==> design.v <==
`timescale 1ns / 1ps
module ram # 
    (parameter ADDR_WIDTH = 4, DATA_WIDTH = 32)
    (
        input                       clk,
        input                       write_enable,
        input   [ADDR_WIDTH-1:0]    addr,
        input   [DATA_WIDTH-1:0]    data_in,
        output  [DATA_WIDTH-1:0]    data_out
    );
    parameter numRegisters = 1 << (ADDR_WIDTH) ;
    reg [DATA_WIDTH-1:0] ram [numRegisters-1:0] ;
    integer i;
    always @(posedge clk) begin
        if (write_enable)
            ram[addr] <= data_in ;
    end
    assign data_out = ram[addr] ;
endmodule
`timescale 1ns / 1ps
module FIR_Periph #
(parameter C_S_AXI_ADDR_WIDTH = 8, C_S_AXI_DATA_WIDTH = 32, DATA_WIDTH =16, NUM_FILTERS=3, NUM_TAPS=15) (
    input clk,
    input calc,
    output reg calcDone,
    input channel,
    input [DATA_WIDTH-1:0] rawData,
    output reg [DATA_WIDTH-1:0] filterData,
    output reg enabled,
    input                               rd,
    input      [C_S_AXI_ADDR_WIDTH-1:0] rdAddr,
    output reg [C_S_AXI_DATA_WIDTH-1:0] rdData,
    input                               wr,
    input      [C_S_AXI_ADDR_WIDTH-1:0] wrAddr,
    input      [C_S_AXI_DATA_WIDTH-1:0] wrData,
    input reset_l
);
parameter ADDR_WIDTH = C_S_AXI_ADDR_WIDTH-$clog2(C_S_AXI_DATA_WIDTH/8);  
parameter BYTE_BITS = $clog2(C_S_AXI_DATA_WIDTH/8);
parameter TAP_ADDR_WIDTH = $clog2(NUM_TAPS);
parameter RESET = 0, IDLE = 1, CALC = 2 ;
reg [3:0] nextState, currentState;
reg [TAP_ADDR_WIDTH-1:0] hAddr, xAddr;
reg [DATA_WIDTH-1:0] hData, xData;
reg wrX[0:1];
reg [TAP_ADDR_WIDTH-1:0] currentIndex[0:1], currentIndex_D [0:1];
reg [TAP_ADDR_WIDTH-1:0]        xIndex, xIndex_D, hIndex, hIndex_D;
wire signed [DATA_WIDTH-1:0] x[1:0];
reg signed [DATA_WIDTH-1:0] MAC[0:NUM_FILTERS-1], MAC_D [0:NUM_FILTERS-1];
reg signed [2*DATA_WIDTH-1:0] MAC_D_temp [0:NUM_FILTERS-1], temp_output[0:NUM_FILTERS-1];
reg [DATA_WIDTH-1:0] y_D;
reg signed [DATA_WIDTH-1:0] atten[0:NUM_FILTERS-1], atten_D [0:NUM_FILTERS-1];
reg channel_D, channel_Q;
reg [C_S_AXI_DATA_WIDTH-1:0] status, status_D;
ram #(.ADDR_WIDTH(TAP_ADDR_WIDTH),.DATA_WIDTH(DATA_WIDTH)) ram_x0 (
    .clk(clk),
    .addr(xAddr),
    .write_enable(wrX[0]),
    .data_in(xData),
    .data_out(x[0])
);
ram #(.ADDR_WIDTH(TAP_ADDR_WIDTH),.DATA_WIDTH(DATA_WIDTH)) ram_x1 (
    .clk(clk),
    .addr(xAddr),
    .write_enable(wrX[1]),
    .data_in(xData),
    .data_out(x[1])
);
reg wrH [0:NUM_FILTERS-1];
wire signed [DATA_WIDTH-1:0] h  [0:NUM_FILTERS-1];
genvar j;
generate
    for(j=0; j<NUM_FILTERS; j=j+1) begin
        ram #(TAP_ADDR_WIDTH, DATA_WIDTH) ram_h
        (
            .clk(clk),
            .addr(hAddr),
            .write_enable(wrH[j]),
            .data_in(hData),
            .data_out(h[j])
        );
    end
endgenerate
integer i;
always @ * begin
    enabled = status[1];
    for(i=0; i<NUM_FILTERS; i=i+1) begin
        atten_D[i] = atten[i];
    end
    if ( wr & wrAddr[C_S_AXI_ADDR_WIDTH-1:BYTE_BITS]>=(NUM_FILTERS*NUM_TAPS) ) begin
        atten_D[wrAddr[C_S_AXI_ADDR_WIDTH-1:BYTE_BITS]-(NUM_FILTERS*NUM_TAPS)] = wrData;
    end
    rdData = 0;
    if(rd) begin
        rdData = status;
    end
    status_D = status;
    nextState = currentState;
    wrX[0] = 0;
    wrX[1] = 0;
    y_D = filterData;
    xIndex_D = xIndex;
    hIndex_D = hIndex;
    xAddr = 0;
    hAddr = 0;
    xData = 0;
    hData = 0;
    currentIndex_D[0] = currentIndex[0];
    currentIndex_D[1] = currentIndex[1];
    calcDone = 0;
    channel_D = channel_Q;
    for(i=0; i<NUM_FILTERS; i=i+1) begin
        wrH[i] = 0;
        MAC_D_temp[i] = 0;
        MAC_D[i] = MAC[i];
        temp_output[i] = 0;
    end
    case (currentState)
        IDLE: begin
            for(i=0; i<NUM_FILTERS; i=i+1) begin
                MAC_D[i] = 0;
            end
            if ( calc & enabled ) begin
                nextState = CALC;
                channel_D = channel;
                wrX[channel_D] = 1;
                xAddr = currentIndex[channel_D];
                xData = rawData;
                xIndex_D = currentIndex[channel_D];
                hIndex_D = 0;
            end
            else if ( wr & wrAddr[C_S_AXI_ADDR_WIDTH-1:BYTE_BITS]<(NUM_FILTERS*NUM_TAPS)) begin
                for(i=0; i<NUM_FILTERS; i=i+1) begin
                    if(wrAddr[C_S_AXI_ADDR_WIDTH-1:BYTE_BITS]>=i*NUM_TAPS && wrAddr[C_S_AXI_ADDR_WIDTH-1:BYTE_BITS]<(i+1)*NUM_TAPS) begin
                        wrH[i] = 1;
                        hAddr = wrAddr[ADDR_WIDTH+1:BYTE_BITS]-i*NUM_TAPS;
                        hData = wrData[DATA_WIDTH-1:0];
                    end
                end
            end
            if(wr & wrAddr[C_S_AXI_ADDR_WIDTH-1:BYTE_BITS]==(NUM_FILTERS*NUM_TAPS)+NUM_FILTERS) begin  
                status_D[1] = 1;
            end
        end
        CALC: begin
            hAddr = hIndex;
            xAddr = xIndex;
            for(i=0; i<NUM_FILTERS; i=i+1) begin
                MAC_D_temp[i] = (x[channel_Q]*h[i] + 32'sh4000);
                MAC_D[i] = MAC[i] + MAC_D_temp[i][2*DATA_WIDTH-2:DATA_WIDTH-1];
            end
            xIndex_D = xIndex - 1'b1;
            if(xIndex == 0) begin
                xIndex_D = NUM_TAPS - 1;
            end
            hIndex_D = hIndex + 1'b1;
            if (hIndex == NUM_TAPS - 1) begin
                nextState = IDLE;
                y_D = 0;
                for(i=0; i<NUM_FILTERS; i=i+1) begin
                    temp_output[i] = atten[i]*MAC_D[i] + 32'sh2000;
                    y_D = y_D + temp_output[i][2*DATA_WIDTH-3:DATA_WIDTH-2];
                end
                calcDone = 1;
                currentIndex_D[channel_Q] = currentIndex[channel_Q] + 1'b1;
                if(currentIndex[channel_Q] == NUM_TAPS - 1) begin
                    currentIndex_D[channel_Q] = 0;
                end
            end
        end
        RESET: begin
            xAddr = xIndex;
            wrX[0] = 1;
            wrX[1] = 1;
            xData = 0;
            xIndex_D = xIndex+1'b1;
            if(xIndex == NUM_TAPS - 1) begin
                status_D[0]=1;
                nextState = IDLE;
            end
        end
        default: begin
            nextState = IDLE;
        end
    endcase
end
always @(posedge clk) begin
    if(!reset_l) begin
        currentIndex[0] <= 0;
        currentIndex[1] <= 0;
        currentState <= RESET;
        filterData <= 0;
        xIndex <= 0;
        hIndex <= 0;
        for(i=0; i<NUM_FILTERS;i=i+1) begin
            atten[i] <= 0;
            MAC[i] <= 0;
        end
        channel_Q <= 0;
        status <= 0;
    end
    else begin
        currentState <= nextState;
        currentIndex[0] <= currentIndex_D[0];
        currentIndex[1] <= currentIndex_D[1];
        xIndex <= xIndex_D;
        hIndex <= hIndex_D;
        for(i=0; i<NUM_FILTERS; i=i+1) begin
            MAC[i] <= MAC_D[i];
            atten[i] <= atten_D[i];
        end
        filterData <= y_D;
        channel_Q <= channel_D;
        status <= status_D;
    end
end
endmodule
==> run.sh <==
#!/bin/bash
# the make line also repeats each setting of config.mk as NAME=value (left out here)
make -C /OpenROAD-flow-scripts/flow DESIGN_CONFIG=/design/flow/config.mk WORK_HOME=/design/flow/orfs CLKGATE_MAP_FILE= finish
==> config.mk <==
export PLATFORM = sky130hd
export DESIGN_NAME = FIR_Periph
export DESIGN_NICKNAME = FIR_Periph
export VERILOG_FILES = /design/flow/design.v
export SDC_FILE = /design/flow/constraint.sdc
export NUM_CORES = 4
export LEC_CHECK = 0
export CAP_MARGIN = 20
export CORE_MARGIN = 2
export CORE_UTILIZATION = 45
export PLACE_DENSITY = 0.6
export SETUP_SLACK_MARGIN = 0.13
export SLEW_MARGIN = 20
==> constraint.sdc <==
create_clock -name core_clock -period 23.6 [get_ports {clk}]
set_input_delay 4.7200 -clock core_clock [delete_from_list [all_inputs] [get_ports {clk}]]
set_output_delay 4.7200 -clock core_clock [all_outputs]
set_load 0.01 [all_outputs]
==> impl_metrics.yaml, run 1 <==
# generated from flow reports
setup_path:
  critPathTopFamily: "adder cells"
  worst-path-stages: 87
  required_ps: 24270
  worstPathMaxFanout: 7
  r2r_setup_slack_ps: 3960
  path_buffers: 20
  cp_common_cell: "fa_1"
  worst_r2r_startpoint: "currentState[1]"
  crit_arrival_ps: 24360
  slowest_stage: "fa_2"
  crit_type: "primary input to flip-flop"
  regToRegEndpoint: "filterData[15]"
  critical-path-max-stage-delay_ps: 570
  end_kind: "flip-flop"
  reg2reg_depth: 82
  endpoint: "filterData[15]"
  cp-start-kind: "primary input"
  crit_start: "wrAddr[2]"
clock_network:
  worstSkewPairLatency_ps: 850
  path_clk_slew_ps: 60
  cts.sinks: 1414
  htreeDepth: 4
  cts_tree: "yes"
  cts.path.max_buffers: 3
  clockRootBuffer: "clkbuf_16"
  cts_hold_buf: 0
  cts_buffers: 151
run_status:
  outcome: "complete, but fails checks"
  so_faults: "setup timing"
sta:
  setup_viol: 1
  fin_crit_sh_pct: 100
  fin_crit_ps: 23690
  rsz0062_at_grt: "true"
  relSlewSlack_pct: 16.3
  hold_violations: 0
  fin_ws_ps: -85.9
  finalMaxSlewViolations: 0
  fin_worst_skew_ps: 62.7
  worst_pin_slew_ps: 1250
  fmax_mhz: 42.2
synth:
  ys_top_cells_by_count: "inv_1 (1700), fa_1 (1531), nand2_1 (1323), edfxtp_1 (1280), nor2_1 (629)"
  ys_area_um2: 114000
  synthMuxAreaShare_pct: 3.17
  yosysTopAreaCell: "edfxtp_1"
  synth-async-reset-ratio_pct: 0
  yosys.area_share.aoi_pct: 4.76
  netlist_top_cells_area: "edfxtp_1 (34%), fa_1 (27%), ha_1 (5.8%)"
  yosys.cell_count.top_type: "inv_1"
  ys_cells: 10200
  syn-cell-area_um2: 114000
  postSynthSeqShare_pct: 36.2
  syn_area_per_cell_um2: 11.1
  yosysWarnings: 22
  synthDistinctLibCells: 107
  ys_top_logic_family: "adder cells"
  simple_gate_area_share_pct: 13.7
  edf_count: 1280
  synth_xor_xnor_area_share_pct: 1.76
  adder_share_pct: 32.8
  synthFlopType: "edfxtp_1"
  synth_top_area_share_pct: 33.9
  syn_inst: 10200
  synth_flops: 1414
global_routing:
  grt_pass1_wl_um: 485000
  antenna_found_initial: 17
  grtUsageTotal_pct: 24.6
  grt.overflow.total: 0
  first_global_vias: 82800
  grt_max_degree: 79
final_layout:
  final_cells: 14700
  syn_to_final_growth_pct: 17.6
  nets: 13400
  post-route-util_pct: 53.2
drt:
  vias: 77400
  via_per_inst: 5.26
  initialDrtViolationCount: 5956
  drcViolationCount: 0
  drt-met1-wl_um: 129000
  final_antenna_net_count: 0
  top_layer_used: "met5"
  wl_met3_um: 20100
  routedWlPerCell_um: 21.0
  dr_wl_met2_um: 150000
  wirelength_um: 309000
  detail_route.first_pass.iterations: 6
die:
  fp_util_pct: 45.2
  die-area_um2: 256000
  core_area_um2: 251000
  fp.dieW_um: 506
  ioPinCount: 120
  rows: 184
  die_h_um: 506
hold_path:
  hp-start: "filterData[5]"
  hold_class: "flip-flop to flip-flop"
  hold_end: "filterData[5]"
  hold_depth: 2
flow_run:
  tool_warnings: 67
  maxCapViolCount: 0
placement:
  post-dp-hpwl_um: 231000
  portBuffers: 63
  place.gp.congestion: 0.881
  place_inst: 14400
## metal layers
| layer | global-route usage (%) | vias to the layer above |
|---|---|---|
| li1 | - | 34900 |
| met1 | 33.0 | 39800 |
| met2 | 41.4 | 2301 |
| met3 | 3.52 | 445 |
| met4 | 7.89 | 8 |
| met5 | 0 | - |
## metrics by stage
step	cell area [um^2]	setup TNS [ps]	setup slack [ps]	hold slack, ps
5_1_grt	134000	-864	-864	471
2_1_floorplan	114000	0	140	421
4_1_cts	133000	-24.6	-24.6	457
3_5_place_dp	127000	-4100	-1890	447
6_report	134000	-85.9	-85.9	454
3_3_place_gp	127000	-3170	-1710	445
## area by class of cell
| cell class | instances | area (um^2) |
|---|---|---|
| Antenna cell | 8 | 20.0 |
| Sequential cell | 1414 | 41100 |
| Clock inverter | 89 | 1070 |
| Multi-Input combinational cell | 6608 | 65100 |
| Clock buffer | 182 | 3920 |
| Fill cell | 21600 | 118000 |
| Timing Repair Buffer | 1369 | 11700 |
| Tap cell | 3348 | 4190 |
| Inverter | 1703 | 6390 |
## what timing repair did
item                       CTS  global route
buffers inserted            14            24
gates cloned                 4             1
pin swaps                   29            46
setup endpoints to repair    1             6
resized                    103           112
==> run 2: changes to the inputs <==
- ABC_AREA: not set -> 1
- CORE_UTILIZATION: 45 -> 67
- CTS_CLUSTER_DIAMETER: not set -> 35
- HOLD_SLACK_MARGIN: not set -> -0.08
- MAX_ROUTING_LAYER: not set -> met4
- SETUP_SLACK_MARGIN: 0.13 -> 2.46
- clock period: 23.6 -> 22.5 ns (I/O delays scaled with it)
==> run 2 against run 1 <==
Now clean on timing, DRC and antenna; critical path depth increased by 19; clock skew increased by 53 ps; die size decreased by 33%; largest cell class unchanged.
==> impl_metrics.yaml, run 2 <==
# generated from flow reports
run_status:
  outcome: "complete, no violations"
synth:
  syn_inst: 11100
  synthDistinctLibCells: 67
  synthMuxAreaShare_pct: 0
  edf_count: 1280
  synth-async-reset-ratio_pct: 0
  adder_share_pct: 33.1
  synthFlopType: "edfxtp_1"
  netlist_top_cells_area: "edfxtp_1 (34%), fa_1 (27%), inv_1 (7.2%)"
  ys_area_um2: 112000
  synth_top_area_share_pct: 34.2
  synth_xor_xnor_area_share_pct: 1.55
  syn-cell-area_um2: 112000
  ys_top_logic_family: "adder cells"
  yosys.area_share.aoi_pct: 6.97
  postSynthSeqShare_pct: 36.6
  ys_cells: 11100
  ys_top_cells_by_count: "inv_1 (2161), nand2_1 (1862), fa_1 (1531), edfxtp_1 (1280), nor2_1 (1051)"
  yosysWarnings: 22
  syn_area_per_cell_um2: 10.2
  synth_flops: 1414
  yosys.cell_count.top_type: "inv_1"
  simple_gate_area_share_pct: 12.5
  yosysTopAreaCell: "edfxtp_1"
sta:
  setup_viol: 0
  finalMaxSlewViolations: 0
  tns_ps: 0
  fmax_mhz: 47.1
  hold_violations: 0
  worst_pin_slew_ps: 1210
  rsz0062_at_grt: "true"
  fin_worst_skew_ps: 116
  fin_crit_sh_pct: 94.4
  fin_crit_ps: 21230
  relSlewSlack_pct: 19.1
setup_path:
  crit_start: "wrAddr[6]"
  crit_type: "primary input to flip-flop"
  critical-path-max-stage-delay_ps: 560
  required_ps: 23180
  cp_common_cell: "buf_4"
  reg2reg_depth: 104
  endpoint: "filterData[7]"
  end_kind: "flip-flop"
  worst_r2r_startpoint: "currentState[2]"
  r2r_setup_slack_ps: 4230
  worst-path-stages: 106
  crit_arrival_ps: 21910
  critPathTopFamily: "adder cells"
  worstPathMaxFanout: 6
  cp-start-kind: "primary input"
  regToRegEndpoint: "filterData[7]"
  slowest_stage: "fa_1"
  path_buffers: 39
drt:
  wirelength_um: 365000
  final_antenna_net_count: 0
  routedWlPerCell_um: 24.8
  drcViolationCount: 0
  initialDrtViolationCount: 11300
  detail_route.first_pass.iterations: 8
  via_per_inst: 6.10
  vias: 89600
flow_run:
  tool_warnings: 74
  maxCapViolCount: 0
hold_path:
  hold_class: "flip-flop to flip-flop"
  hold_depth: 2
clock_network:
  cts_hold_buf: 0
  clockRootBuffer: "clkbuf_16"
  htreeDepth: 4
  worstSkewPairLatency_ps: 900
  cts_buffers: 213
  cts_tree: "yes"
  path_clk_slew_ps: 40
  cts.sinks: 1414
  cts.path.max_buffers: 3
die:
  ioPinCount: 120
  die-area_um2: 171000
  fp_util_pct: 67.3
  rows: 150
  fp.dieW_um: 414
  die_h_um: 414
  core_area_um2: 167000
global_routing:
  grt_pass1_wl_um: 526000
  grt.overflow.total: 0
  grt_max_degree: 65
  grtUsageTotal_pct: 42.5
  first_global_vias: 91100
  antenna_found_initial: 13
final_layout:
  post-route-util_pct: 83.0
  logic_area_um2: 64700
  flop_area_um2: 41100
  nets: 14400
  n_fill_cell: 9266
  syn_to_final_growth_pct: 23.2
placement:
  place.gp.congestion: 0.995
  portBuffers: 63
  post-dp-hpwl_um: 241000
[run 2: per-layer routing]
layer / up-vias / global-route usage, % / wire length (um)
met2: 6499 / 65.6 / 171000
met4: 0 / 22.3 / 24500
met3: 1516 / 8.78 / 43000
met5: - / - / 0
li1: 37500 / - / -
met1: 44100 / 53.3 / 127000
[run 2: metrics by stage]
step | cell area, um^2 | std cells | hold WS, ps | setup slack [ps]
4_1_cts | 135000 | 14600 | 468 | 1970
2_1_floorplan | 113000 | 11100 | 430 | 2160
6_report | 138000 | 14700 | 463 | 1270
5_1_grt | 138000 | 14700 | 492 | 669
3_3_place_gp | 123000 | 13900 | 454 | -157
3_5_place_dp | 123000 | 13900 | 461 | -397
[run 2: cell type report]
| type | instances | area share [%] |
|---|---|---|
| inverter | 2203 | 6.09 |
| sequential | 1414 | 29.7 |
| antenna | 23 | 0.0416 |
| multi-input combinational | 7000 | 46.7 |
| clock inverter | 158 | 1.46 |
| tap | 2204 | 1.99 |
| clock buffer | 243 | 4.02 |
| timing repair buffer | 1454 | 9.98 |
[run 2: repair_timing]
item | 4_1_cts | 5_1_grt
gates resized | 575 | 479
setup endpoints to repair | 14 | 13
buffers inserted | 194 | 94
pin swaps | 189 | 307
gates cloned | 21 | 7
==> run 3: changes to the inputs <==
- CELL_PAD_IN_SITES_DETAIL_PLACEMENT: not set -> 0
- CELL_PAD_IN_SITES_GLOBAL_PLACEMENT: not set -> 1
- CORE_ASPECT_RATIO: not set -> 1.46
- CORE_MARGIN: 2 -> 8
- CORE_UTILIZATION: 67 -> 45
- CTS_CLUSTER_DIAMETER: 35 -> 26
- GPL_ROUTABILITY_DRIVEN: not set -> 0
- GPL_TIMING_DRIVEN: not set -> 0
- HOLD_SLACK_MARGIN: -0.08 -> not set
- MIN_ROUTING_LAYER: not set -> met1
- PLACE_DENSITY: 0.6 -> not set
- PLACE_DENSITY_LB_ADDON: not set -> 0.09
- SETUP_SLACK_MARGIN: 2.46 -> -1.12
- SLEW_MARGIN: 20 -> 35
- TNS_END_PERCENT: not set -> 70
- clock period: 22.5 -> 24.0 ns (I/O delays scaled with it)
==> run 3 against run 2 <==
The layout now fails its checks (setup timing); first-iteration DRC count shrank 41%; wire length is 10% higher; core utilization is 30 points lower; clock skew shrank 8.8 ps; worst hold slack improved by 5.7 ps; largest cell class unchanged; critical path type unchanged; non-clock buffer count fell by 704; final cell count grew 2.9%.
==> impl_metrics.yaml, run 3 <==
# generated from flow reports
sta:
  setup_viol: 1
  fmax_mhz: 41.2
  fin_worst_skew_ps: 107
  tns_ps: -261
  hold_violations: 0
  fin_crit_sh_pct: 101
  fin_ws_ps: -261
  relSlewSlack_pct: 24.3
  fin_crit_ps: 24260
  worst_pin_slew_ps: 1130
  finalMaxSlewViolations: 0
setup_path:
  path_buffers: 27
  crit_start: "calc"
  crit_type: "primary input to flip-flop"
  cp-start-kind: "primary input"
  slowest_stage: "or4_1"
  critPathTopFamily: "adder cells"
  worstPathMaxFanout: 23
  regToRegEndpoint: "filterData[15]"
  r2r_setup_slack_ps: 3270
  end_kind: "flip-flop"
  reg2reg_depth: 98
  cp_common_cell: "inv_1"
  required_ps: 24690
  endpoint: "filterData[15]"
  worst-path-stages: 99
  crit_arrival_ps: 24950
  worst_r2r_startpoint: "currentState[2]"
  critical-path-max-stage-delay_ps: 590
flow_run:
  tool_warnings: 64
  maxCapViolCount: 0
synth:
  ys_cells: 11100
  syn-cell-area_um2: 112000
  yosysWarnings: 22
  ys_top_logic_family: "adder cells"
  edf_count: 1280
  synthMuxAreaShare_pct: 0
  ys_area_um2: 112000
  synth_top_area_share_pct: 34.2
  synth_flops: 1414
  ys_top_cells_by_count: "inv_1 (2161), nand2_1 (1862), fa_1 (1531), edfxtp_1 (1280), nor2_1 (1051)"
  syn_area_per_cell_um2: 10.2
  adder_share_pct: 33.1
  synth-async-reset-ratio_pct: 0
  yosys.cell_count.top_type: "inv_1"
  synthDistinctLibCells: 67
  synthFlopType: "edfxtp_1"
  yosys.area_share.aoi_pct: 6.97
  yosysTopAreaCell: "edfxtp_1"
  postSynthSeqShare_pct: 36.6
  synth_xor_xnor_area_share_pct: 1.55
  simple_gate_area_share_pct: 12.5
  syn_inst: 11100
  netlist_top_cells_area: "edfxtp_1 (34%), fa_1 (27%), inv_1 (7.2%)"
drt:
  via_per_inst: 5.50
  wirelength_um: 403000
  detail_route.first_pass.iterations: 6
  final_antenna_net_count: 0
  routedWlPerCell_um: 26.7
  vias: 83200
  drcViolationCount: 0
  dr_wl_met2_um: 203000
  initialDrtViolationCount: 6664
  top_layer_used: "met4"
  wl_met3_um: 27300
  drt-met1-wl_um: 141000
die:
  fp_util_pct: 45.2
  ioPinCount: 120
  die_h_um: 620
  fp.dieW_um: 430
  die-area_um2: 266000
  rows: 221
  core_area_um2: 248000
global_routing:
  grt_max_degree: 44
  grtUsageTotal_pct: 30.8
  antenna_found_initial: 19
  first_global_vias: 88100
  grt_pass1_wl_um: 585000
  grt.overflow.total: 0
placement:
  place_area_um2: 121000
  post-dp-hpwl_um: 317000
  portBuffers: 61
hold_path:
  hp-start: "MAC[2][0]"
  hold_depth: 2
  hold_class: "flip-flop to flip-flop"
  hold_end: "MAC[2][0]"
clock_network:
  cts_tree: "yes"
  cts.path.max_buffers: 4
  cts.sinks: 1414
  worstSkewPairLatency_ps: 860
  htreeDepth: 5
  path_clk_slew_ps: 40
  clockRootBuffer: "clkbuf_16"
  cts_buffers: 269
run_status:
  so_faults: "setup timing"
  outcome: "complete, but fails checks"
final_layout:
  n_fill_cell: 22200
  logic_area_um2: 62600
  flop_area_um2: 41100
  syn_to_final_growth_pct: 17.5
  fin_area_um2: 132000
  nets: 13800
-- run 3: area by class of cell --
class,count,share of cell area (%)
Inverter,2203,6.39
Clock buffer,311,5.34
Sequential cell,1414,31.2
Multi-Input combinational cell,7011,47.4
Timing Repair Buffer,448,3.88
Antenna cell,30,0.0569
Timing Repair inverter,5,0.0228
Buffer,302,1.26
Tap cell,3233,3.07
Clock inverter,162,1.38
-- run 3: metal layers --
metal  global-route usage [%]  vias up
met5                        -        -
met4                     20.6        0
met3                     4.62     1179
met2                     52.6     3552
met1                     33.3    42100
li1                         -    36300
-- run 3: through the flow --
stage	std cells	utilization (%)	hold WS, ps	setup slack (ps)
6_report	15100	53.1	469	-261
2_1_floorplan	11100	-	430	2450
3_3_place_gp	14400	47.2	453	-6160
5_1_grt	15100	53.1	497	-1140
3_5_place_dp	14600	48.8	459	-5140
4_1_cts	15100	52.8	470	-1120
-- run 3: what timing repair did --
| item | in CTS | in global routing |
|---|---|---|
| buffers inserted | 91 | 75 |
| endpoints found under the setup margin | 14 | 6 |
| resized | 176 | 108 |
| endpoints found under the hold margin | 0 | 0 |
| pin swaps | 35 | 18 |
| cloned | 10 | 9 |
| hold buffers | 0 | 0 |
==> run 4: changes to the inputs <==
- ABC_AREA: 1 -> not set
- CAP_MARGIN: 20 -> 0
- CELL_PAD_IN_SITES_DETAIL_PLACEMENT: 0 -> not set
- CELL_PAD_IN_SITES_GLOBAL_PLACEMENT: 1 -> not set
- CORE_ASPECT_RATIO: 1.46 -> 1.97
- CORE_MARGIN: 8 -> 2
- CORE_UTILIZATION: 45 -> 27
- CTS_CLUSTER_DIAMETER: 26 -> 253
- GPL_ROUTABILITY_DRIVEN: 0 -> not set
- MAX_ROUTING_LAYER: met4 -> not set
- MIN_ROUTING_LAYER: met1 -> not set
- PLACE_DENSITY_LB_ADDON: 0.09 -> not set
- SETUP_SLACK_MARGIN: -1.12 -> 2.03
- SLEW_MARGIN: 35 -> 10
- TNS_END_PERCENT: 70 -> 5
==> run 4 against run 3 <==
The layout still fails its checks (setup timing); worst setup slack got worse by 540 ps; wire length up 3.8%; largest cell class unchanged; first-iteration DRC count down 16%; register-to-register slack got worse by 560 ps.
==> impl_metrics.yaml, run 4 <==
# generated from flow reports
setup_path:
  cp_common_cell: "fa_1"
  worstPathMaxFanout: 10
  end_kind: "flip-flop"
  r2r_setup_slack_ps: 2710
  critical-path-max-stage-delay_ps: 550
  slowest_stage: "fa_1"
  reg2reg_depth: 80
  cp-start-kind: "primary input"
  endpoint: "filterData[15]"
  required_ps: 24740
  critPathTopFamily: "adder cells"
  worst-path-stages: 87
  path_buffers: 17
  crit_arrival_ps: 25540
  crit_type: "primary input to flip-flop"
  regToRegEndpoint: "filterData[15]"
  worst_r2r_startpoint: "currentState[2]"
  crit_start: "wrAddr[2]"
final_layout:
  fin_area_um2: 133000
  nets: 12700
  post-route-util_pct: 31.6
  syn_to_final_growth_pct: 16.8
synth:
  synth_top_area_share_pct: 33.9
  simple_gate_area_share_pct: 13.7
  synthMuxAreaShare_pct: 3.17
  yosys.cell_count.top_type: "inv_1"
  synthFlopType: "edfxtp_1"
  syn-cell-area_um2: 114000
  syn_inst: 10200
  postSynthSeqShare_pct: 36.2
  syn_area_per_cell_um2: 11.1
  synth_flops: 1414
  yosys.area_share.aoi_pct: 4.76
  yosysWarnings: 22
  synth-async-reset-ratio_pct: 0
  ys_area_um2: 114000
  ys_top_logic_family: "adder cells"
  netlist_top_cells_area: "edfxtp_1 (34%), fa_1 (27%), ha_1 (5.8%)"
  ys_cells: 10200
  synth_xor_xnor_area_share_pct: 1.76
  synthDistinctLibCells: 107
  ys_top_cells_by_count: "inv_1 (1700), fa_1 (1531), nand2_1 (1323), edfxtp_1 (1280), nor2_1 (629)"
  adder_share_pct: 32.8
  yosysTopAreaCell: "edfxtp_1"
  edf_count: 1280
drt:
  final_antenna_net_count: 0
  via_per_inst: 4.83
  drcViolationCount: 0
  wirelength_um: 419000
  routedWlPerCell_um: 25.7
  vias: 78700
  detail_route.first_pass.iterations: 6
  initialDrtViolationCount: 5575
clock_network:
  cts_buffers: 117
  cts_hold_buf: 0
  htreeDepth: 3
  worstSkewPairLatency_ps: 910
  cts.path.max_buffers: 3
  cts_tree: "yes"
  clockRootBuffer: "clkbuf_16"
  path_clk_slew_ps: 60
  cts.sinks: 1414
placement:
  portBuffers: 61
  post-dp-hpwl_um: 331000
  place.gp.congestion: 1.02
  place_area_um2: 124000
sta:
  fmax_mhz: 40.3
  rsz0062_at_grt: "true"
  fin_ws_ps: -805
  fin_crit_ps: 24800
  fin_worst_skew_ps: 153
  tns_ps: -805
  finalMaxSlewViolations: 0
  hold_violations: 0
  fin_crit_sh_pct: 103
  relSlewSlack_pct: 2.30
  setup_viol: 1
  worst_pin_slew_ps: 1470
global_routing:
  grt_pass1_wl_um: 594000
  grtUsageTotal_pct: 19.5
  grt.overflow.total: 0
  antenna_found_initial: 28
  grt_max_degree: 49
  first_global_vias: 85500
flow_run:
  tool_warnings: 70
  maxCapViolCount: 0
hold_path:
  hold_class: "flip-flop to flip-flop"
  hold_end: "filterData[7]"
  hp-start: "filterData[7]"
  hold_depth: 2
die:
  fp.dieW_um: 466
  core_area_um2: 419000
  die_h_um: 914
  rows: 334
  die-area_um2: 426000
  ioPinCount: 120
  fp_util_pct: 27.1
run_status:
  so_faults: "setup timing"
  outcome: "complete, but fails checks"
==> run 4: repair_timing <==
| item | in CTS | in global routing |
|---|---|---|
| buffers inserted | 91 | 42 |
| gates resized | 678 | 198 |
| pin swaps | 79 | 79 |
| setup endpoints to repair | 16 | 16 |
==> run 4: layout make-up <==
type,instances,area [um^2]
sequential,1414,41100
clock buffer,143,3050
buffer,513,4250
tap,5544,6940
multi-input combinational,6607,66800
antenna,22,55.1
fill,42300,287000
clock inverter,75,872
timing repair buffer,262,3040
inverter,1703,6400
==> run 4: metrics by stage <==
stage,cells,hold slack [ps],setup WS (ps)
finish,16300,451,-805
global route,16300,473,-1100
CTS,16200,453,-725
detailed placement,15900,446,-6550
global placement,15800,447,-6870
floorplan,10200,421,1540
==> run 4: metal layers <==
layer	GRT usage, %	part of all wire [%]
met5	0	0.028
met4	21.2	13
met3	2.85	5.0
met2	36.4	53
met1	16.8	29
==> run 5: changes to the inputs <==
- ABC_AREA: not set -> 0
- CAP_MARGIN: 0 -> 25
- CELL_PAD_IN_SITES_DETAIL_PLACEMENT: not set -> 1
- CELL_PAD_IN_SITES_GLOBAL_PLACEMENT: not set -> 2
- CORE_ASPECT_RATIO: 1.97 -> 0.8
- CORE_MARGIN: 2 -> 9
- CORE_UTILIZATION: 27 -> 46
- CTS_CLUSTER_DIAMETER: 253 -> 249
- GPL_ROUTABILITY_DRIVEN: not set -> 1
- GPL_TIMING_DRIVEN: 0 -> not set
- HOLD_SLACK_MARGIN: not set -> 0.13
- MIN_ROUTING_LAYER: not set -> met1
- PLACE_DENSITY: not set -> 0.9
- SETUP_SLACK_MARGIN: 2.03 -> 3.31
- SLEW_MARGIN: 10 -> 15
- TNS_END_PERCENT: 5 -> not set
- clock period: 24.0 -> 34.5 ns (I/O delays scaled with it)
==> run 5 against run 4 <==
Now clean on timing, DRC and antenna; wire length shrank 22%; worst setup slack gained 5400 ps; synthesized cell count is the same; sequential cell count is the same; clock-buffer cell count grew 54.
==> impl_metrics.yaml, run 5 <==
# generated from flow reports
hold_path:
  hold_depth: 2
  hold_end: "filterData[7]"
  hold_class: "flip-flop to flip-flop"
  hp-start: "filterData[7]"
run_status:
  outcome: "complete, no violations"
synth:
  adder_share_pct: 32.8
  syn-cell-area_um2: 114000
  synth_top_area_share_pct: 33.9
  synthFlopType: "edfxtp_1"
  simple_gate_area_share_pct: 13.7
  ys_area_um2: 114000
  synthMuxAreaShare_pct: 3.17
  synth_xor_xnor_area_share_pct: 1.76
  yosys.area_share.aoi_pct: 4.76
  yosys.cell_count.top_type: "inv_1"
  syn_area_per_cell_um2: 11.1
  synthDistinctLibCells: 107
  ys_top_cells_by_count: "inv_1 (1700), fa_1 (1531), nand2_1 (1323), edfxtp_1 (1280), nor2_1 (629)"
  synth_flops: 1414
  yosysWarnings: 22
  edf_count: 1280
  netlist_top_cells_area: "edfxtp_1 (34%), fa_1 (27%), ha_1 (5.8%)"
  synth-async-reset-ratio_pct: 0
  syn_inst: 10200
  yosysTopAreaCell: "edfxtp_1"
  postSynthSeqShare_pct: 36.2
  ys_cells: 10200
  ys_top_logic_family: "adder cells"
final_layout:
  n_fill_cell: 25900
  final_cells: 13600
  fin_area_um2: 123000
  syn_to_final_growth_pct: 8.46
  nets: 12300
die:
  die_h_um: 462
  die-area_um2: 265000
  core_area_um2: 245000
  fp_util_pct: 46.4
  rows: 162
  fp.dieW_um: 573
  ioPinCount: 120
sta:
  finalMaxSlewViolations: 0
  fin_ws_ps: 4600
  fmax_mhz: 33.4
  fin_crit_sh_pct: 86.7
  tns_ps: 0
  holdWs_ps: 454
  setup_viol: 0
  fin_worst_skew_ps: 88.0
  worst_pin_slew_ps: 1150
  rsz0062_at_grt: "false"
  fin_crit_ps: 29900
  relSlewSlack_pct: 22.7
  hold_violations: 0
setup_path:
  worst-path-stages: 78
  r2r_setup_slack_ps: 11050
  crit_start: "wrAddr[2]"
  regToRegEndpoint: "filterData[15]"
  cp-start-kind: "primary input"
  crit_arrival_ps: 30580
  path_buffers: 7
  slowest_stage: "nor4_2"
  endpoint: "filterData[15]"
  reg2reg_depth: 76
  critPathTopFamily: "adder cells"
  required_ps: 35170
  crit_type: "primary input to flip-flop"
  worstPathMaxFanout: 146
  cp_common_cell: "fa_1"
  critical-path-max-stage-delay_ps: 850
  worst_r2r_startpoint: "currentState[2]"
  end_kind: "flip-flop"
drt:
  final_antenna_net_count: 0
  initialDrtViolationCount: 5626
  drcViolationCount: 0
  vias: 76300
  wirelength_um: 328000
  detail_route.first_pass.iterations: 6
  via_per_inst: 5.62
  routedWlPerCell_um: 24.1
flow_run:
  tool_warnings: 95
  maxCapViolCount: 0
clock_network:
  htreeDepth: 4
  clockRootBuffer: "clkbuf_16"
  cts.sinks: 1414
  cts_resized: 0
  cts_tree: "yes"
  worstSkewPairLatency_ps: 860
  path_clk_slew_ps: 60
  cts_buffers: 154
  cts_setup_buffers: 0
  cts.path.max_buffers: 4
  cts_hold_buf: 0
global_routing:
  grt.overflow.total: 0
  grt_max_degree: 147
  first_global_vias: 87100
  grtUsageTotal_pct: 24.7
  antenna_found_initial: 12
  grt_pass1_wl_um: 514000
placement:
  place_area_um2: 118000
  dp_worst_setup_slack_ps: 3530
  place_inst: 13300
  portBuffers: 63
  place.gp.congestion: 0.881
  post-dp-hpwl_um: 233000
## run 5: layer usage
metal	GRT usage [%]	wire length, um	vias up
met4	7.75	10900	10
met5	0	70	-
met1	32.9	136000	40600
met3	3.97	21900	565
li1	-	-	32700
met2	41.7	159000	2516
## run 5: area by class of cell
| type | count | area [um^2] | share of cell area, % |
|---|---|---|---|
| multi-input cells | 6607 | 64100 | 52.1 |
| flip-flops and latches | 1414 | 41100 | 33.4 |
| inverters | 1703 | 6390 | 5.19 |
| well taps | 3280 | 4100 | 3.33 |
| clock buffers | 197 | 4090 | 3.32 |
| repair buffers | 302 | 2690 | 2.18 |
| clock inverters | 67 | 548 | 0.445 |
| diodes | 18 | 45.0 | 0.0366 |
## run 5: metrics by stage
step	util, %
2_1_floorplan	-
5_1_grt	50.3
3_3_place_gp	48.2
4_1_cts	50.2
6_report	50.3
3_5_place_dp	48.3
==> run 6: changes to the inputs <==
- ABC_AREA: 0 -> 1
- CAP_MARGIN: 25 -> 20
- CELL_PAD_IN_SITES_DETAIL_PLACEMENT: 1 -> not set
- CELL_PAD_IN_SITES_GLOBAL_PLACEMENT: 2 -> not set
- CORE_ASPECT_RATIO: 0.8 -> not set
- CORE_UTILIZATION: 46 -> 45
- CTS_CLUSTER_DIAMETER: 249 -> 26
- GPL_ROUTABILITY_DRIVEN: 1 -> not set
- GPL_TIMING_DRIVEN: not set -> 0
- HOLD_SLACK_MARGIN: 0.13 -> not set
- MAX_ROUTING_LAYER: not set -> met4
- MIN_ROUTING_LAYER: met1 -> not set
- PLACE_DENSITY: 0.9 -> not set
- PLACE_DENSITY_LB_ADDON: not set -> 0.09
- SETUP_SLACK_MARGIN: 3.31 -> -1.12
- SLEW_MARGIN: 15 -> 40
- TNS_END_PERCENT: not set -> 25
- clock period: 34.5 -> 24.0 ns (I/O delays scaled with it)
==> run 6 against run 5 <==
Now fails the layout checks on setup timing; non-clock buffer count rose by 471; register-to-register slack got worse by 7500 ps; worst setup slack worse by 4700 ps; cell area increased by 9.2%; sequential share of layout area decreased by 2.8 points; die size grew 1.1%; synthesized cell count increased by 8.4%; wire length grew 17%; synthesized area shrank 1.0%; worst hold slack better by 14 ps; critical path type unchanged.
==> impl_metrics.yaml, run 6 <==
# generated from flow reports
run_status:
  outcome: "complete, but fails checks"
  so_faults: "setup timing"
die:
  ioPinCount: 120
  die-area_um2: 268000
  rows: 183
  fp_util_pct: 45.2
  core_area_um2: 248000
  die_h_um: 518
  fp.dieW_um: 518
synth:
  postSynthSeqShare_pct: 36.6
  ys_area_um2: 112000
  ys_cells: 11100
  yosysWarnings: 22
  ys_top_cells_by_count: "inv_1 (2161), nand2_1 (1862), fa_1 (1531), edfxtp_1 (1280), nor2_1 (1051)"
  synthDistinctLibCells: 67
  syn_area_per_cell_um2: 10.2
  yosys.cell_count.top_type: "inv_1"
  syn-cell-area_um2: 112000
  netlist_top_cells_area: "edfxtp_1 (34%), fa_1 (27%), inv_1 (7.2%)"
  yosysTopAreaCell: "edfxtp_1"
  ys_top_logic_family: "adder cells"
  synthFlopType: "edfxtp_1"
  yosys.area_share.aoi_pct: 6.97
  syn_inst: 11100
  synth-async-reset-ratio_pct: 0
  edf_count: 1280
  synth_xor_xnor_area_share_pct: 1.55
  adder_share_pct: 33.1
  synth_top_area_share_pct: 34.2
  synth_flops: 1414
  synthMuxAreaShare_pct: 0
  simple_gate_area_share_pct: 12.5
final_layout:
  logic_area_um2: 62100
  final_cells: 15400
  n_fill_cell: 21900
  flop_area_um2: 41100
  nets: 13900
  post-route-util_pct: 54.1
  syn_to_final_growth_pct: 19.7
setup_path:
  critPathTopFamily: "adder cells"
  reg2reg_depth: 83
  worst-path-stages: 84
  worstPathMaxFanout: 19
  regToRegEndpoint: "filterData[15]"
  crit_start: "calc"
  worst_r2r_startpoint: "currentState[2]"
  path_buffers: 19
  cp_common_cell: "nand2_1"
  r2r_setup_slack_ps: 3600
  slowest_stage: "clkdlybuf4s50_1"
  crit_arrival_ps: 24970
  cp-start-kind: "primary input"
  required_ps: 24830
  endpoint: "filterData[15]"
  crit_type: "primary input to flip-flop"
  end_kind: "flip-flop"
  critical-path-max-stage-delay_ps: 640
placement:
  place_inst: 14700
  portBuffers: 61
  place.gp.congestion: 0.964
  post-dp-hpwl_um: 299000
global_routing:
  grt_max_degree: 101
  grt_pass1_wl_um: 561000
  grt.overflow.total: 0
  first_global_vias: 86400
  grtUsageTotal_pct: 28.6
  antenna_found_initial: 15
sta:
  fin_ws_ps: -143
  fin_crit_ps: 24140
  worst_pin_slew_ps: 1290
  fin_crit_sh_pct: 101
  relSlewSlack_pct: 14.1
  setup_viol: 1
  finalMaxSlewViolations: 0
  hold_violations: 0
  fin_worst_skew_ps: 183
  fmax_mhz: 41.4
drt:
  routedWlPerCell_um: 24.8
  via_per_inst: 5.43
  final_antenna_net_count: 0
  vias: 83700
  wirelength_um: 383000
  detail_route.first_pass.iterations: 6
  initialDrtViolationCount: 7722
  drcViolationCount: 0
clock_network:
  cts_buffers: 365
  htreeDepth: 5
  path_clk_slew_ps: 40
  cts.path.max_buffers: 4
  cts_tree: "yes"
  cts.sinks: 1414
  worstSkewPairLatency_ps: 1040
  clockRootBuffer: "clkbuf_16"
flow_run:
  tool_warnings: 66
  maxCapViolCount: 0
hold_path:
  hold_end: "MAC[0][6]"
  hold_class: "flip-flop to flip-flop"
  hp-start: "MAC[0][6]"
  hold_depth: 2
## run 6: per-layer routing
metal,vias up,wire length [um],GRT usage (%)
li1,36600,-,-
met1,42300,155000,37.0
met2,3935,177000,44.8
met3,862,32800,5.18
met4,0,18000,11.6
met5,-,0,-
## run 6: through the flow
stage | setup TNS (ps) | area (um^2) | hold slack, ps | setup WS (ps)
after floorplan | 0 | 112000 | 430 | 2450
after global placement | -41720 | 117000 | 453 | -4060
after detailed placement | -32460 | 121000 | 462 | -3500
after CTS | -3960 | 134000 | 468 | -1100
after global routing | -3520 | 134000 | 484 | -1170
final | -143 | 134000 | 468 | -143
## run 6: what timing repair did
action                     CTS  global route
pin swaps                   21            16
buffers inserted            39            82
resized                     40           104
hold buffers                 0             0
setup endpoints to repair    9             7
gates cloned                 1            14
## run 6: final cells by class
cell class	count	area share (%)
repair buffers	439	3.50
plain buffers	334	1.28
repair inverters	3	0.0177
diodes	36	0.0670
flip-flops and latches	1414	30.6
clock inverters	231	1.96
multi-input cells	7007	46.2
well taps	3330	3.10
inverters	2203	6.26
clock buffers	410	7.01
==> run 7: changes to the inputs <==
- CAP_MARGIN: 20 -> 15
- CORE_MARGIN: 9 -> 2
- CORE_UTILIZATION: 45 -> 70
- CTS_CLUSTER_DIAMETER: 26 -> 224
- GPL_TIMING_DRIVEN: 0 -> not set
- PLACE_DENSITY: not set -> 0.6
- PLACE_DENSITY_LB_ADDON: 0.09 -> not set
- SETUP_SLACK_MARGIN: -1.12 -> 5.0
- SLEW_MARGIN: 40 -> 20
- TNS_END_PERCENT: 25 -> 5
- clock period: 24.0 -> 17.4 ns (I/O delays scaled with it)
==> run 7 against run 6 <==
The flow now stops in global routing; die size fell by 39%; synthesized cell count unchanged; synthesized area is the same.
==> impl_metrics.yaml, run 7 <==
# physical design summary
synth:
  synthMuxAreaShare_pct: 0
  synth_flops: 1414
  ys_cells: 11100
  synth-async-reset-ratio_pct: 0
  adder_share_pct: 33.1
  postSynthSeqShare_pct: 36.6
  ys_area_um2: 112000
  yosys.area_share.aoi_pct: 6.97
  syn_inst: 11100
  synth_top_area_share_pct: 34.2
  netlist_top_cells_area: "edfxtp_1 (34%), fa_1 (27%), inv_1 (7.2%)"
  ys_top_cells_by_count: "inv_1 (2161), nand2_1 (1862), fa_1 (1531), edfxtp_1 (1280), nor2_1 (1051)"
  yosysTopAreaCell: "edfxtp_1"
  edf_count: 1280
  syn-cell-area_um2: 112000
  simple_gate_area_share_pct: 12.5
  yosys.cell_count.top_type: "inv_1"
  syn_area_per_cell_um2: 10.2
  synth_xor_xnor_area_share_pct: 1.55
  synthDistinctLibCells: 67
  ys_top_logic_family: "adder cells"
  yosysWarnings: 22
  synthFlopType: "edfxtp_1"
placement:
  dp_worst_setup_slack_ps: -4940
  place.gp.congestion: 1.05
  post-dp-hpwl_um: 276000
  place_inst: 14300
  portBuffers: 63
run_status:
  firstError: "[ERROR GRT-0232] Routing congestion too high. Check the congestion heatmap in the GUI."
  lastStage: "global routing"
  outcome: "did not finish"
clock_network:
  cts.sinks: 1414
  cts.path.max_buffers: 3
  clockRootBuffer: "clkbuf_16"
  cts_hold_buf: 0
  cts_buffers: 143
  htreeDepth: 4
die:
  fp_util_pct: 70.2
  core_area_um2: 160000
  fp.dieW_um: 405
  rows: 147
  die-area_um2: 164000
  die_h_um: 405
  ioPinCount: 120
global_routing:
  grt.overflow.total: 206
  grtUsageTotal_pct: 70.3
## run 7: through the flow
stage / TNS [ps] / area (um^2) / hold WS [ps]
4_1_cts: -22220 / 134000 / 454
3_5_place_dp: -52130 / 126000 / 445
2_1_floorplan: -14390 / 113000 / 430
3_3_place_gp: -46020 / 126000 / 441
## run 7: what timing repair did
item	in CTS
pin swaps	194
buffers inserted	71
gates cloned	11
resized	533
setup endpoints to repair	58
## run 7: per-layer routing
layer  GRT overflow  track usage, %
met3             16            52.5
met5              -               -
met1             10            72.6
met4             87            59.5
met2             93            86.3
==> run 8: changes to the inputs <==
- ABC_AREA: 1 -> not set
- CAP_MARGIN: 15 -> 20
- CORE_UTILIZATION: 70 -> 67
- CTS_CLUSTER_DIAMETER: 224 -> not set
- CTS_CLUSTER_SIZE: not set -> 37
- MAX_ROUTING_LAYER: met4 -> not set
- PLACE_DENSITY: 0.6 -> not set
- SETUP_SLACK_MARGIN: 5.0 -> not set
- TNS_END_PERCENT: 5 -> not set
- clock period: 17.4 -> 8.69 ns (I/O delays scaled with it)
==> run 8 against run 7 <==
The layout now fails its checks (setup timing); synthesized area grew 1.0%; synthesized cell count shrank 7.7%; die size is 5.5% higher.
==> impl_metrics.yaml, run 8 <==
# generated from flow reports
setup_path:
  cp-start-kind: "primary input"
  path_buffers: 22
  worstPathMaxFanout: 7
  crit_type: "primary input to flip-flop"
  crit_arrival_ps: 20140
  end_kind: "flip-flop"
  reg2reg_depth: 85
  crit_start: "wrAddr[2]"
  critical-path-max-stage-delay_ps: 560
  regToRegEndpoint: "filterData[15]"
  required_ps: 9360
  worst-path-stages: 90
  r2r_setup_slack_ps: -9770
  critPathTopFamily: "adder cells"
  endpoint: "filterData[15]"
  slowest_stage: "fa_1"
  cp_common_cell: "fa_1"
synth:
  synth_xor_xnor_area_share_pct: 1.76
  synthMuxAreaShare_pct: 3.17
  synthDistinctLibCells: 107
  synth-async-reset-ratio_pct: 0
  simple_gate_area_share_pct: 13.7
  netlist_top_cells_area: "edfxtp_1 (34%), fa_1 (27%), ha_1 (5.8%)"
  ys_top_logic_family: "adder cells"
  synth_top_area_share_pct: 33.9
  postSynthSeqShare_pct: 36.2
  ys_cells: 10200
  yosys.cell_count.top_type: "inv_1"
  syn_area_per_cell_um2: 11.1
  yosysTopAreaCell: "edfxtp_1"
  syn_inst: 10200
  synthFlopType: "edfxtp_1"
  syn-cell-area_um2: 114000
  edf_count: 1280
  ys_top_cells_by_count: "inv_1 (1700), fa_1 (1531), nand2_1 (1323), edfxtp_1 (1280), nor2_1 (629)"
  synth_flops: 1414
  yosysWarnings: 22
  yosys.area_share.aoi_pct: 4.76
  ys_area_um2: 114000
  adder_share_pct: 32.8
drt:
  drcViolationCount: 0
  routedWlPerCell_um: 24.5
  wirelength_um: 342000
  via_per_inst: 6.00
  detail_route.first_pass.iterations: 6
  final_antenna_net_count: 0
  vias: 83700
  initialDrtViolationCount: 9180
run_status:
  so_faults: "setup timing"
  outcome: "complete, but fails checks"
final_layout:
  flop_area_um2: 41100
  n_fill_cell: 9597
  final_cells: 13900
  syn_to_final_growth_pct: 21.8
  nets: 13700
  logic_area_um2: 67700
hold_path:
  hold_depth: 2
  hold_class: "flip-flop to flip-flop"
  hold_end: "status[0]"
  hp-start: "status[0]"
die:
  fp.dieW_um: 416
  ioPinCount: 120
  die-area_um2: 173000
  die_h_um: 416
  rows: 151
  core_area_um2: 169000
  fp_util_pct: 67.2
sta:
  worst_pin_slew_ps: 1130
  fin_ws_ps: -10780
  fin_worst_skew_ps: 58.3
  setup_viol: 64
  fin_crit_sh_pct: 224
  hold_violations: 0
  fin_crit_ps: 19470
  finalMaxSlewViolations: 0
  fmax_mhz: 51.3
  rsz0062_at_grt: "true"
  tns_ps: -244500
  relSlewSlack_pct: 24.6
placement:
  portBuffers: 63
  place_inst: 13400
  place.gp.congestion: 0.975
  post-dp-hpwl_um: 240000
  dp_worst_setup_slack_ps: -12420
global_routing:
  grt.overflow.total: 0
  grtUsageTotal_pct: 39.9
  grt_pass1_wl_um: 521000
  first_global_vias: 90000
  grt_max_degree: 72
  antenna_found_initial: 12
clock_network:
  path_clk_slew_ps: 50
  cts_tree: "yes"
  clockRootBuffer: "clkbuf_16"
  cts.sinks: 1414
  worstSkewPairLatency_ps: 830
  htreeDepth: 4
  cts.path.max_buffers: 3
  cts_buffers: 145
flow_run:
  maxCapViolCount: 0
  tool_warnings: 70
-- run 8: final cells by class --
cell class              instances  area share, %
flip-flops and latches       1414           29.8
clock buffers                 174           2.75
repair buffers               1732           11.2
well taps                    2218           2.01
inverters                    1703           4.63
diodes                          3        0.00543
clock inverters                86          0.682
multi-input cells            6609           49.0
-- run 8: repair_timing --
action | in CTS | in global routing
setup endpoints to repair | 64 | 64
resized | 432 | 368
setup buffers | 157 | 83
hold buffers | 0 | 0
gates cloned | 14 | 3
pin swaps | 243 | 258
-- run 8: stage by stage --
step	instance area [um^2]	hold WS, ps	utilization [%]
after floorplan	115000	421	-
after global placement	128000	433	75.5
after global routing	138000	476	81.8
final	138000	443	81.8
after CTS	136000	447	80.5
after detailed placement	128000	441	75.5
-- run 8: metal layers --
| layer | wire length, um | share of wire, % | global-route usage (%) | vias up |
|---|---|---|---|---|
| met5 | 53 | 0.016 | 0 | - |
| li1 | - | - | - | 35600 |
| met1 | 124000 | 36 | 51.8 | 42200 |
| met4 | 20300 | 5.9 | 20.2 | 8 |
| met2 | 163000 | 48 | 64.3 | 4852 |
| met3 | 34600 | 10 | 8.38 | 1084 |
==> run 9: changes to the inputs <==
- CAP_MARGIN: 20 -> 15
- CORE_UTILIZATION: 67 -> 71
- CTS_CLUSTER_DIAMETER: not set -> 29
- CTS_CLUSTER_SIZE: 37 -> not set
- MAX_ROUTING_LAYER: not set -> met4
- SETUP_SLACK_MARGIN: not set -> 3.97
- TNS_END_PERCENT: not set -> 5
- clock period: 8.69 -> 15.5 ns (I/O delays scaled with it)
==> run 9 against run 8 <==
The run now fails in global routing; die size is 5.6% lower; synthesized area stayed put; synthesized cell count stayed put.
==> impl_metrics.yaml, run 9 <==
# physical design summary
synth:
  synth_xor_xnor_area_share_pct: 1.76
  yosys.cell_count.top_type: "inv_1"
  syn_area_per_cell_um2: 11.1
  ys_cells: 10200
  synthFlopType: "edfxtp_1"
  yosysWarnings: 22
  synthMuxAreaShare_pct: 3.17
  syn_inst: 10200
  ys_top_cells_by_count: "inv_1 (1700), fa_1 (1531), nand2_1 (1323), edfxtp_1 (1280), nor2_1 (629)"
  ys_area_um2: 114000
  edf_count: 1280
  yosys.area_share.aoi_pct: 4.76
  syn-cell-area_um2: 114000
  synth_top_area_share_pct: 33.9
  postSynthSeqShare_pct: 36.2
  yosysTopAreaCell: "edfxtp_1"
  synthDistinctLibCells: 107
  netlist_top_cells_area: "edfxtp_1 (34%), fa_1 (27%), ha_1 (5.8%)"
  adder_share_pct: 32.8
  simple_gate_area_share_pct: 13.7
  synth-async-reset-ratio_pct: 0
  ys_top_logic_family: "adder cells"
  synth_flops: 1414
die:
  die-area_um2: 163000
  fp.dieW_um: 404
  fp_util_pct: 71.6
  die_h_um: 404
  core_area_um2: 159000
  rows: 146
  ioPinCount: 120
placement:
  post-dp-hpwl_um: 249000
  portBuffers: 63
  place_inst: 13200
  dp_worst_setup_slack_ps: -7190
  place.gp.congestion: 1.01
run_status:
  outcome: "did not finish"
  firstError: "[ERROR GRT-0232] Routing congestion too high. Check the congestion heatmap in the GUI."
  lastStage: "global routing"
global_routing:
  grt.overflow.total: 51
  grtUsageTotal_pct: 66.6
clock_network:
  clockRootBuffer: "clkbuf_16"
  htreeDepth: 5
  cts_buffers: 286
  cts.sinks: 1414
  cts.path.max_buffers: 4
  cts_hold_buf: 0
==> run 9: timing repair <==
action | in CTS
setup endpoints to repair | 63
setup buffers | 108
pin swaps | 187
gates resized | 325
gates cloned | 11
==> run 9: layer usage <==
layer | track usage (%) | GRT overflow
met5 | - | -
met4 | 59.2 | 13
met3 | 45.9 | 7
met2 | 85.4 | 25
met1 | 67.0 | 6
==> run 9: stage by stage <==
stage	instance area, um^2	hold slack [ps]	TNS (ps)
CTS	139000	462	-61470
detailed placement	127000	434	-88020
global placement	127000	432	-84340
floorplan	115000	421	-58260
==> run 10: changes to the inputs <==
- CAP_MARGIN: 15 -> 10
- CORE_ASPECT_RATIO: not set -> 0.55
- CTS_CLUSTER_DIAMETER: 29 -> 28
- CTS_CLUSTER_SIZE: not set -> 41
- MAX_ROUTING_LAYER: met4 -> not set
- SETUP_SLACK_MARGIN: 3.97 -> 4.49
- TNS_END_PERCENT: 5 -> not set
- clock period: 15.5 -> 17.6 ns (I/O delays scaled with it)
==> run 10 against run 9 <==
The layout now fails its checks (setup timing); die size hardly changed; synthesized cell count stayed put; synthesized area stayed put.
==> impl_metrics.yaml, run 10 <==
# generated from flow reports
run_status:
  outcome: "complete, but fails checks"
  so_faults: "setup timing"
final_layout:
  syn_to_final_growth_pct: 22.6
  n_fill_cell: 7089
  nets: 13700
  post-route-util_pct: 88.0
  fin_area_um2: 139000
drt:
  detail_route.first_pass.iterations: 10
  wirelength_um: 372000
  final_antenna_net_count: 0
  routedWlPerCell_um: 26.8
  initialDrtViolationCount: 13100
  via_per_inst: 6.32
  drcViolationCount: 0
  vias: 87900
placement:
  dp_worst_setup_slack_ps: -5550
  portBuffers: 63
  place_area_um2: 127000
  post-dp-hpwl_um: 249000
  place.gp.congestion: 0.988
sta:
  fin_worst_skew_ps: 153
  relSlewSlack_pct: 24.4
  fmax_mhz: 46.0
  tns_ps: -45100
  fin_crit_ps: 21760
  finalMaxSlewViolations: 0
  rsz0062_at_grt: "true"
  fin_crit_sh_pct: 124
  fin_ws_ps: -4160
  holdWs_ps: 453
  hold_violations: 0
  worst_pin_slew_ps: 1130
  setup_viol: 16
die:
  die-area_um2: 163000
  die_h_um: 301
  fp_util_pct: 71.7
  ioPinCount: 120
  rows: 108
  core_area_um2: 158000
  fp.dieW_um: 543
clock_network:
  cts_tree: "yes"
  htreeDepth: 4
  cts_buffers: 196
  cts.path.max_buffers: 4
  clockRootBuffer: "clkbuf_16"
  worstSkewPairLatency_ps: 920
  path_clk_slew_ps: 50
  cts.sinks: 1414
setup_path:
  worst-path-stages: 99
  critPathTopFamily: "adder cells"
  worst_r2r_startpoint: "enabled"
  regToRegEndpoint: "filterData[14]"
  crit_start: "wrAddr[2]"
  endpoint: "filterData[14]"
  required_ps: 18320
  r2r_setup_slack_ps: -1490
  critical-path-max-stage-delay_ps: 570
  cp-start-kind: "primary input"
  crit_arrival_ps: 22480
  slowest_stage: "fa_1"
  worstPathMaxFanout: 10
  path_buffers: 33
  end_kind: "flip-flop"
  cp_common_cell: "buf_6"
  crit_type: "primary input to flip-flop"
  reg2reg_depth: 97
global_routing:
  antenna_found_initial: 11
  grt.overflow.total: 0
  first_global_vias: 91600
  grt_pass1_wl_um: 555000
  grtUsageTotal_pct: 45.7
  grt_max_degree: 71
synth:
  edf_count: 1280
  ys_area_um2: 114000
  yosysTopAreaCell: "edfxtp_1"
  synthFlopType: "edfxtp_1"
  syn-cell-area_um2: 114000
  postSynthSeqShare_pct: 36.2
  adder_share_pct: 32.8
  synthMuxAreaShare_pct: 3.17
  synth_xor_xnor_area_share_pct: 1.76
  syn_area_per_cell_um2: 11.1
  ys_cells: 10200
  ys_top_cells_by_count: "inv_1 (1700), fa_1 (1531), nand2_1 (1323), edfxtp_1 (1280), nor2_1 (629)"
  synth-async-reset-ratio_pct: 0
  netlist_top_cells_area: "edfxtp_1 (34%), fa_1 (27%), ha_1 (5.8%)"
  yosys.cell_count.top_type: "inv_1"
  synthDistinctLibCells: 107
  simple_gate_area_share_pct: 13.7
  synth_flops: 1414
  yosys.area_share.aoi_pct: 4.76
  yosysWarnings: 22
  synth_top_area_share_pct: 33.9
  syn_inst: 10200
  ys_top_logic_family: "adder cells"
flow_run:
  maxCapViolCount: 0
  tool_warnings: 71
hold_path:
  hp-start: "status[0]"
  hold_end: "status[0]"
  hold_class: "flip-flop to flip-flop"
  hold_depth: 2
run 10: layout make-up:
class / instances / area (um^2) / area share [%]
clock buffer: 216 / 5040 / 3.62
sequential: 1414 / 41100 / 29.5
antenna: 12 / 30.0 / 0.0216
multi-input combinational: 6607 / 67700 / 48.6
tap: 2145 / 2680 / 1.93
timing repair buffer: 1662 / 14700 / 10.6
inverter: 1703 / 6410 / 4.60
clock inverter: 140 / 1540 / 1.11
run 10: timing repair:
item                                    4_1_cts  5_1_grt
endpoints found under the setup margin       46       38
hold buffers                                  0        0
setup buffers                               137       76
endpoints found under the hold margin         0        0
gates resized                               580      250
cloned                                       10        4
pin swaps                                   279      203
run 10: per-stage QoR:
step	std cells
2_1_floorplan	10200
3_3_place_gp	13300
3_5_place_dp	13300
4_1_cts	13800
5_1_grt	13900
6_report	13900
run 10: metal layers:
metal	up-vias	wire length, um	global-route usage, %
met2	7513	158000	64.8
met5	-	251	0.462
met4	20	18100	17.3
li1	35600	-	-
met1	43300	133000	64.1
met3	1452	62800	17.9
